==> flow/design.v <==
module values (
    input logic       clk,
    input logic       rst_n,       
    input logic       newframe,   
    input logic [5:0] pixel,       
    input logic [63:0] seed,       
    output logic [7:0] read_data,
    output logic [63:0] debug_grid  
);
    logic [63:0] current_state;
    logic [63:0] next_state;
    logic [31:0] frame_counter;    
    logic update_frame;            
    always_ff @(posedge clk) begin
        if (!rst_n) begin
            current_state <= seed;   
        end else if (newframe) begin
            current_state <= next_state;
        end
    end
    assign debug_grid = current_state;
always_comb begin 
    integer x_offset, y_offset;
    logic [5:0] neighbor_count[64];
    next_state = 64'b0;
    if (newframe) begin
        int neighbor_counter;
        logic [2:0] row;
        logic [2:0] col;
        logic is_alive;
        logic becomes_alive;
        for (int i = 0; i < 64; i++) begin
            neighbor_counter = 0;
            row = i / 8;  
            col = i % 8;   
            for (x_offset = -1; x_offset <= 1; x_offset = x_offset + 1) begin
                for (y_offset = -1; y_offset <= 1; y_offset = y_offset + 1) begin
                    if (!(x_offset == 0 && y_offset == 0)) begin
                        logic [5:0] neighbor_index;
                        logic [2:0] new_row, new_col;
                        if ((row + x_offset >= 0) && (row + x_offset < 8) &&
                            (col + y_offset >= 0) && (col + y_offset < 8)) begin
                            new_row = row + x_offset;
                            new_col = col + y_offset;
                            neighbor_index = new_row * 8 + new_col;
                            if (current_state[neighbor_index]) begin
                                neighbor_counter = neighbor_counter + 1;
                            end
                        end
                        else begin
                            neighbor_index =0;
                            new_row = 0;
                            new_col = 0;
                        end
                    end
                end
            end
            is_alive = current_state[i];
            becomes_alive = (is_alive && (neighbor_counter == 2 || neighbor_counter == 3)) ||
                (!is_alive && (neighbor_counter == 3));
            next_state[i] = becomes_alive;
        end
    end
    else begin
        next_state = current_state;  
        x_offset = 0;
        y_offset = 0;
    end
end
always_comb begin
    if (current_state[pixel]) begin
        read_data = 8'hFF;  
    end else begin
        read_data = 8'h00;  
    end
end
endmodule
module ws2812b(
    input logic clk, 
    input logic rst_n,
    input logic serial_in, 
    input logic transmit, 
    output logic ws2812b_out, 
    output logic shift
);
    localparam IDLE = 1'b0;  
    localparam TRANSMITTING = 1'b1;
    localparam T0_CYCLE_COUNT = 4'd5;
    localparam T1_CYCLE_COUNT = 4'd10;
    localparam MAX_CYCLE_COUNT = 4'd15;
    logic state;
    logic [3:0] cycle_count;
    logic bit_being_sent;
    always_ff @(posedge clk) begin
        if (!rst_n) begin
            state <= IDLE;
            cycle_count <= 4'd0;
            bit_being_sent <= 1'b0;
        end else
        unique case (state)
            IDLE:
                if (transmit == 1'b1) begin
                    state <= TRANSMITTING;  
                    cycle_count <= 4'd0;  
                    bit_being_sent <= serial_in;
                end
            TRANSMITTING:  
                if (transmit == 1'b0) begin
                    state <= IDLE;  
                end
                else if (cycle_count == MAX_CYCLE_COUNT - 1) begin  
                    cycle_count <= 4'd0;
                    bit_being_sent <= serial_in;
                end
                else begin
                    cycle_count <= cycle_count + 1;
                end
        endcase
    end
    always_comb begin
        if (state == TRANSMITTING)
            if (bit_being_sent == 1'b0)  
                ws2812b_out = (cycle_count < T0_CYCLE_COUNT);  
            else
                ws2812b_out = (cycle_count < T1_CYCLE_COUNT);  
        else
            ws2812b_out = 1'b0;  
    end
    assign shift = (state == TRANSMITTING) && (cycle_count == 4'd0);  
endmodule
module controller (
    input logic clk, 
    input logic rst_n,
    output logic load_sreg, 
    output logic transmit_pixel, 
    output logic [5:0] pixel, 
    output logic newframe
);
    localparam TRANSMIT_FRAME       = 1'b0;
    localparam IDLE                 = 1'b1;
    localparam [2:0] READ_CH_VALS   = 3'b001;
    localparam [2:0] LOAD_SREG      = 3'b010;
    localparam [2:0] TRANSMIT_PIXEL = 3'b100;
    localparam [8:0] TRANSMIT_CYCLES    = 9'd360;        
    localparam [19:0] IDLE_CYCLES       = 20'd3600;      
    logic state;
    logic next_state;
    logic [2:0] transmit_phase;
    logic [2:0] next_transmit_phase;
    logic [5:0] pixel_counter;
    logic [5:0] frame_counter;  
    logic [8:0] transmit_counter;
    logic [19:0] idle_counter;
    logic transmit_pixel_done;
    logic idle_done;
    assign transmit_pixel_done = (transmit_counter == TRANSMIT_CYCLES - 1);
    assign idle_done = (idle_counter == IDLE_CYCLES - 1);
    always_ff @(posedge clk) begin
        if (!rst_n) begin
            state <= TRANSMIT_FRAME;
            transmit_phase <= READ_CH_VALS;
        end else begin
            state <= next_state;
            transmit_phase <= next_transmit_phase;
        end
    end
    always_comb begin
        next_state = 1'bx;
        unique case (state)
            TRANSMIT_FRAME:
                if ((pixel_counter == 6'd0) && (transmit_pixel_done))
                    next_state = IDLE;
                else
                    next_state = TRANSMIT_FRAME;
            IDLE:
                if (idle_done)
                    next_state = TRANSMIT_FRAME;
                else
                    next_state = IDLE;
        endcase
    end
    always_comb begin
        next_transmit_phase = READ_CH_VALS;
        if (state == TRANSMIT_FRAME) begin
            case (transmit_phase)
                READ_CH_VALS:
                    next_transmit_phase = LOAD_SREG;
                LOAD_SREG:
                    next_transmit_phase = TRANSMIT_PIXEL;
                TRANSMIT_PIXEL:
                    next_transmit_phase = transmit_pixel_done ? READ_CH_VALS : TRANSMIT_PIXEL;
            endcase
        end
    end
    always_ff @(posedge clk) begin
        if (!rst_n) begin
            pixel_counter <= 6'd63;
        end else if ((state == TRANSMIT_FRAME) && transmit_pixel_done) begin
            pixel_counter <= pixel_counter - 1;
        end
    end
    always_ff @(posedge clk) begin
        if (!rst_n) begin
            newframe <= 1'b0;
            frame_counter <= 6'd0;
        end else if (idle_done) begin
            if (frame_counter == 6'd1) begin
                newframe <= 1'b1;
                frame_counter <= 6'd0;
            end else begin
                newframe <= 1'b0;
                frame_counter <= frame_counter + 6'd1;
            end
        end else begin
            newframe <= 1'b0;
        end
    end
    always_ff @(posedge clk) begin
        if (!rst_n) begin
            transmit_counter <= 9'd0;
        end else if (transmit_phase == TRANSMIT_PIXEL) begin
            transmit_counter <= transmit_counter + 1;
        end
        else begin
            transmit_counter <= 9'd0;
        end
    end
    always_ff @(posedge clk) begin
        if (!rst_n) begin
            idle_counter <= 20'd0;
        end else if (state == IDLE) begin
            idle_counter <= idle_counter + 1;
        end
        else begin
            idle_counter <= 20'd0;
        end
    end
    assign pixel = pixel_counter;
    assign load_sreg = (transmit_phase == LOAD_SREG);
    assign transmit_pixel = (transmit_phase == TRANSMIT_PIXEL);
endmodule
module top(
    input logic     clk, 
    input logic     SW, 
    input logic     BOOT, 
    input logic [63:0] seed,
    output logic    _48b, 
    output logic    _45a
);
    logic [7:0] read_data;
    logic [5:0] pixel;
    logic newframe; 
    logic [23:0] shift_reg;  
    logic load_sreg;
    logic transmit_pixel;
    logic shift; 
    logic ws2812b_out;
    logic [63:0] pixel_control;
    logic [63:0] next_pixel_control;  
    logic [5:0] pixel_index;  
    logic [1:0] flipper;  
    values u1 (
        .clk         (clk), 
        .rst_n       (SW),  
        .newframe    (newframe), 
        .pixel        (pixel),
        .seed        (seed),
        .read_data     (read_data),
        .debug_grid  ()
    );
    ws2812b u4 (  
        .clk            (clk), 
        .rst_n          (SW),
        .serial_in      (shift_reg[23]),  
        .transmit       (transmit_pixel),  
        .ws2812b_out    (ws2812b_out), 
        .shift          (shift)
    );
    controller u5 (
        .clk            (clk), 
        .rst_n          (SW),
        .load_sreg      (load_sreg), 
        .transmit_pixel (transmit_pixel), 
        .pixel          (pixel),  
        .newframe          (newframe)  
    );
    always_ff @(posedge clk) begin
        if (!SW) begin
            flipper = 2'b00;
            shift_reg <= 24'd0;
        end else begin
        if(newframe) begin
            flipper = flipper + 1;
            if (flipper == 2'b11) begin
                flipper = 2'b00;
            end
        end
        if (load_sreg) begin  
            unique case (flipper)
                2'b00:
                    shift_reg <= { read_data, 16'd0 };
                2'b01:
                    shift_reg <= { 8'd0, read_data, 8'd0 };
                2'b10:
                    shift_reg <= { 16'd0, read_data };
                2'b11:  
                    shift_reg <= { 16'd0, read_data };
            endcase
        end
        else if (shift) begin
            shift_reg <= { shift_reg[22:0], 1'b0 }; 
        end
        end
    end
    assign _48b = ws2812b_out;  
    assign _45a = ~ws2812b_out;  
endmodule
Settings: LEC_CHECK=0, CAP_MARGIN=20, CELL_PAD_IN_SITES_DETAIL_PLACEMENT=0, CORE_ASPECT_RATIO=0.89, CORE_MARGIN=2, CORE_UTILIZATION=72, CTS_CLUSTER_DIAMETER=205, CTS_CLUSTER_SIZE=29, GPL_TIMING_DRIVEN=1, HOLD_SLACK_MARGIN=-0.03, MIN_ROUTING_LAYER=met1, PLACE_DENSITY_LB_ADDON=0.2, SETUP_SLACK_MARGIN=0.57, SLEW_MARGIN=35; clock period 4.96 ns.
run.sh (not shown) runs the stock make flow with config.mk's settings and CLKGATE_MAP_FILE=.
The first run did not get past global routing (5_1_grt) on GRT-0232.
Edit:
Settings changed: CORE_ASPECT_RATIO 0.89 to 1.56, CTS_CLUSTER_DIAMETER 205 to unset, HOLD_SLACK_MARGIN -0.03 to unset, PLACE_DENSITY set to 0.67, PLACE_DENSITY_LB_ADDON 0.2 to unset, SETUP_SLACK_MARGIN 0.57 to unset, SLEW_MARGIN 35 to 0.
Clock period 4.96 ns to 7.4 ns, I/O delays scaled along.
Result: With this change the flow produced a clean layout. Die area is about the same. Synthesized area is unchanged. Synthesized cell count does not change.
Edit:
Settings changed: CAP_MARGIN 20 to 15, CORE_ASPECT_RATIO 1.56 to 0.92, HOLD_SLACK_MARGIN set to -0.08, SETUP_SLACK_MARGIN set to 0.98, SLEW_MARGIN 0 to 35, TNS_END_PERCENT set to 5.
Clock period 7.4 ns to 5.24 ns, I/O delays scaled along.
The new run reached the layout checks and failed them: setup timing.
Via count rose by a quarter to a third.
Clock skew rose by 17 ps.
Synthesized cell count stays the same.
Die area hardly moves.
Utilization rose by 14 points.
Cell area rose by about a fifth.
Critical path depth fell by 2.
Setup slack got worse by 1500 ps.
Edit:
Settings changed: CORE_UTILIZATION 72 to 70, PLACE_DENSITY 0.67 to unset, SETUP_SLACK_MARGIN 0.98 to -0.39.
Clock period 5.24 ns to 3.8 ns, I/O delays scaled along.
Result: Now the flow ran to the end with violations: capacitance limit, slew limit, setup timing. Critical path depth shrinks by 1. Clock skew shrinks by 11 ps. Global-route usage shrinks by 1.0 points. Setup slack loses 1400 ps. Design area grows by 5.2%.
Edit:
Settings changed: CAP_MARGIN 15 to 20, CELL_PAD_IN_SITES_DETAIL_PLACEMENT 0 to unset, CORE_ASPECT_RATIO 0.92 to unset, CORE_UTILIZATION 70 to 51, CTS_CLUSTER_SIZE 29 to unset, GPL_TIMING_DRIVEN 1 to unset, HOLD_SLACK_MARGIN -0.08 to unset, MIN_ROUTING_LAYER met1 to unset, SETUP_SLACK_MARGIN -0.39 to unset, SLEW_MARGIN 35 to 20, TNS_END_PERCENT 5 to unset.
Clock period 3.8 ns to 5.96 ns, I/O delays scaled along.
What happened: This time the run ran to the end with no violations. Routed wire length shrinks by 39%. First-iteration DRC count goes down by 77%. Flip-flop count does not change. Clock-buffer cell count increases by 1. Synthesized cell count is unchanged.


// top: RTL as listed in full above, without the edits since
clock: 8.88 ns
lec_check: 0
cap_margin: 25
cell_pad_in_sites_detail_placement: 1
cell_pad_in_sites_global_placement: 1
core_aspect_ratio: 1.15
core_margin: 3
core_utilization: 40
cts_cluster_size: 47
gpl_routability_driven: 0
gpl_timing_driven: 0
hold_slack_margin: 0.07
place_density_lb_addon: 0.01
slew_margin: 40
The first run completed without violations.
Then changed:
Settings changed: CAP_MARGIN 25 to 20, CELL_PAD_IN_SITES_DETAIL_PLACEMENT 1 to 2, CELL_PAD_IN_SITES_GLOBAL_PLACEMENT 1 to default, CORE_ASPECT_RATIO 1.15 to default, CORE_MARGIN 3 to 2, GPL_TIMING_DRIVEN 0 to default, HOLD_SLACK_MARGIN 0.07 to default, PLACE_DENSITY_LB_ADDON 0.01 to default, SLEW_MARGIN 40 to 20.
Clock period 8.88 ns to 10.0 ns, I/O delays scaled along.
After rerunning:
- The changed run completed without violations
- first-iteration DRC count is higher by 85%
- setup slack improves by 0.43 ns
- register-to-register slack gets better by 0.43 ns
Then changed:
Settings changed: CELL_PAD_IN_SITES_DETAIL_PLACEMENT 2 to default, CORE_UTILIZATION 40 to 72, CTS_CLUSTER_SIZE 47 to default, GPL_ROUTABILITY_DRIVEN 0 to default, PLACE_DENSITY_LB_ADDON from default to 0.04, SETUP_SLACK_MARGIN from default to 1.34, TNS_END_PERCENT from default to 5.
Clock period 10.0 ns to 5.16 ns, I/O delays scaled along.
Outcome:
- The changed run went through all stages and came out clean
- wire length is lower by 38%
- first-iteration DRC count goes down by 4.0%
- worst setup slack got worse by 3.0 ns
- core utilization grows by 39 points
- maximum frequency rose by 40%
- sequential cell count does not change
Then changed:
Settings changed: ABC_AREA from default to 1, CAP_MARGIN 20 to 40, CTS_CLUSTER_DIAMETER from default to 393, CTS_CLUSTER_SIZE from default to 98, PLACE_DENSITY_LB_ADDON 0.04 to default, SETUP_SLACK_MARGIN 1.34 to 0.54.
Clock period 5.16 ns to 4.98 ns, I/O delays scaled along.
The changed run completed with no timing, DRC or antenna violations. Routed wire length climbs by roughly a tenth. Count of clock-buffer cells in the layout drops by 2. Via count climbs by a quarter to a third. Global-route usage drops by 1.2 points.
Then changed:
Settings changed: ABC_AREA 1 to default, CAP_MARGIN 40 to 20, CTS_CLUSTER_DIAMETER 393 to default, CTS_CLUSTER_SIZE 98 to default, SETUP_SLACK_MARGIN 0.54 to 0.67, TNS_END_PERCENT 5 to default.
Clock period 4.98 ns to 4.69 ns, I/O delays scaled along.
The new run failed in global routing (5_1_grt) on DPL-0038; area after synthesis falls by roughly a tenth; die area decreases by roughly a tenth; synthesized cell count fell by well over a third.


== job 5372 ==
Starts from the design.v that is shown in full above.
Settings: LEC_CHECK=0, ABC_AREA=1, CAP_MARGIN=20, CORE_MARGIN=2, CORE_UTILIZATION=72, CTS_CLUSTER_DIAMETER=393, CTS_CLUSTER_SIZE=98, PLACE_DENSITY=0.4, SETUP_SLACK_MARGIN=1.49, SLEW_MARGIN=20, TNS_END_PERCENT=10; clock period 4.98 ns.
Run status, job 5372: aborted in global routing, error GRT-0232
diff inputs: job 5372 => job 4874
- removing SETUP_SLACK_MARGIN (formerly 1.49)
- removing ABC_AREA (formerly 1)
- changing CORE_UTILIZATION from 72 to 65
- removing TNS_END_PERCENT (formerly 10)
- removing PLACE_DENSITY (formerly 0.4)
- changing CTS_CLUSTER_SIZE from 98 to 99
- changing CTS_CLUSTER_DIAMETER from 393 to 350
- changing the clock period (ns, I/O delays scaled along) from 4.98 to 7.09
Results
Job 4874 | status: complete | timing, DRC, antenna: pass
Chip area in the Yosys report (job 4874 vs. job 5372) decreases by a little under 10%
Post-cts resize count, job 4874 and job 5372: higher on job 5372
Delta(simple-gate portion of the synthesized area, job 4874 - job 5372) < 0
[inputs] job 4155 vs job 4874
- SETUP_SLACK_MARGIN: unset -> 1.24
- CORE_UTILIZATION: 65 -> 72
- PLACE_DENSITY_LB_ADDON: unset -> 0.07
- CTS_CLUSTER_DIAMETER: 350 -> 283
- CTS_CLUSTER_SIZE: 99 -> 37
- the clock period (ns, I/O delays scaled along): 7.09 -> 4.96
## What came out
- Higher height of the die was reported by job 4874, not job 4155.
- Number of sinks driven by the clock tree: job 4155 vs job 4874, no meaningful difference
- Reported for job 4874 and job 4155, share of async-settable or async-resettable flops after synthesis turned out identical to the last digit.
- Against job 4874, job 4155 comes in 6.3 points higher on initial core utilization.
- Side by side, area of the die turned out lower in job 4155 than in job 4874.
- Flow for job 4155 halted at global routing, error code GRT-0232.
- Post-detailed-placement half-perimeter wirelength: job 4155 > job 4874
- Job 4155 vs. job 4874: final weighted congestion of routability-driven global placement about even; core area fell about 9%; floorplan row count fell 4.1%.
Edits applied to the flow inputs when going from job 4155 to job 7033:
- changing CTS_CLUSTER_DIAMETER from 283 to 205
- changing SLEW_MARGIN from 20 to 35
- setting MIN_ROUTING_LAYER to met1 for the first time
- setting GPL_TIMING_DRIVEN to 1 for the first time
- setting CORE_ASPECT_RATIO to 0.89 for the first time
- changing CORE_UTILIZATION from 72 to 63
- setting HOLD_SLACK_MARGIN to -0.03 for the first time
- changing SETUP_SLACK_MARGIN from 1.24 to 0.98
- setting CELL_PAD_IN_SITES_DETAIL_PLACEMENT to 0 for the first time
- changing CTS_CLUSTER_SIZE from 37 to 29
- removing PLACE_DENSITY_LB_ADDON (formerly 0.07)
==> comparison <==
Job 7033 | status: complete | timing, DRC, antenna: pass
Relative to job 4155, placeable core area has gone up in job 7033.
From job 4155 to job 7033 the numbers moved as follows: y dimension of the die rose by 1.6 um, weighted congestion reported at the end of routability-driven placement has remained practically unchanged, area reported by Yosys stat neither gained nor lost much.
